Setup of v56:
// triangle
module triangle(clk, reset, nt, xi, yi, busy, po, xo, yo);
input        clk, reset, nt;
input  [2:0] xi, yi;
output       busy, po;
output [2:0] xo, yo;
reg busy, po;
reg [4:0] state, next_state;  
reg [6:0] x_cor[0:2];         
reg [6:0] y_cor[0:2];         
reg [1:0] s0_count;           
reg s1_count;                 
reg s2_count;                 
reg s7_count;                 
reg [4:0] horiz;              
reg [3:0] out_count;          
reg signed [8:0] a[0:1];      
reg signed [8:0] b[0:1];      
reg signed [8:0] c[0:1];      
reg [3:0] ep, save_ep;        
reg signed [7:0] value;       
reg [1:0] o_idx;              
reg [2:0] xo, yo;             
reg loc;                      
reg [3:0] start;              
parameter s0=5'd0,s1=5'd1,s2=5'd2,s3=5'd3,s4=5'd4,s5=5'd5,s6=5'd6,s7=5'd7;
integer i,j;
always @(posedge clk or posedge reset)begin
    if(reset) state<=s0;
    else state<=next_state;
end
always @(*)begin
    case(state)
        s0:next_state=(s0_count==2'd3)?s1:s0;
        s1:next_state=(s1_count==1'b1)?s2:s1;
        s2:next_state=(out_count==y_cor[0]||out_count==y_cor[1]||out_count==y_cor[2])?s5:((s2_count==1'b1)?((value==8'd0)?s5:((value[7]==1'b0)?s3:s4)):s2);
        s3:next_state=(o_idx==2'd2)?s5:s2;
        s4:next_state=(o_idx==2'd1)?s5:s2;
        s5:next_state=(out_count==y_cor[0]||out_count==y_cor[2])?s6:((loc==1'b0)?((out_count==y_cor[1])?((start==x_cor[1])?s6:s5):((start==ep)?s6:s5)):((start==x_cor[0])?s6:s5));
        s6:next_state=(out_count==y_cor[2])?s7:s2;
        s7:next_state=(s7_count==1'b1)?s0:s7;
        default:next_state=s0;
    endcase
end
always @(posedge clk or posedge reset)begin
    if(reset) busy<=1'b0;
    else begin
        if(state==s7&&s7_count==1'b1) busy<=1'b0;
  ...
Settings: LEC_CHECK=0, ABC_AREA=0, CAP_MARGIN=0, CORE_ASPECT_RATIO=1.39, CORE_MARGIN=3, CORE_UTILIZATION=72, CTS_CLUSTER_DIAMETER=304, CTS_CLUSTER_SIZE=14, PLACE_DENSITY_LB_ADDON=0.06, SETUP_SLACK_MARGIN=0.88, SLEW_MARGIN=40; clock period 3.0 ns.
run.sh (not shown) runs the stock make flow with config.mk's settings and CLKGATE_MAP_FILE=.
Status(v56) = ERROR, stage = global routing (5_1_grt)
Inputs modified between v56 and v39:
- changing CORE_UTILIZATION from 72 to 40
- changing SLEW_MARGIN from 40 to 20
- removing ABC_AREA (formerly 0)
- removing CORE_ASPECT_RATIO (formerly 1.39)
- removing CTS_CLUSTER_SIZE (formerly 14)
- removing PLACE_DENSITY_LB_ADDON (formerly 0.06)
- changing CAP_MARGIN from 0 to 20
- removing CTS_CLUSTER_DIAMETER (formerly 304)
- removing SETUP_SLACK_MARGIN (formerly 0.88)
- changing CORE_MARGIN from 3 to 2
- changing the clock period (ns, I/O delays scaled along) from 3.0 to 5.0
## What came out
Diff v56 -> v39: cell row count increased by about 16% relative to the old numbers, clock sink count closely matched the old numbers, routability congestion estimate decreased by 0.044 relative to the old numbers, height of the chip increased by 12% relative to the old numbers. In summary, v39 completed successfully, with a layout that passed the timing, DRC and antenna checks. v56 -> v39: number of buffers on the longest clock path flat. Number of post-CTS setup repair buffers, v56 and v39, lower one = v39. v56 → v39: area of the mapped netlist barely changed; area of the chip climbed about 70%; number of cells in the design after placement climbed about 3%; half-perimeter wire length of the detailed placement result dropped about 10%; total placed instance area dropped 7.8%.
Setup changes, v39 to v52
- the clock period (ns, I/O delays scaled along) now 4.12, was 5.0
- In v52 the implementation completed, yet the final layout does not meet the checks, the culprit being negative setup slack.
- Number of non-clock inverters in the layout came out exactly the same in v52 and v39.
- v52 — utilization of the core after routing 2.7 points higher, v39 as reference
- v52: quantity of gates resized following cts is 14 higher than what v39 reported.
- In terms of routed wire length, v52 and v39 differ only marginally.
- Per the comparison of v52 with v39, combinational power shows an increase of about 20%; post-placement worst setup slack went down 0.63 ns.
Power figures rest on the tool's default switching activity, not on a simulated workload.
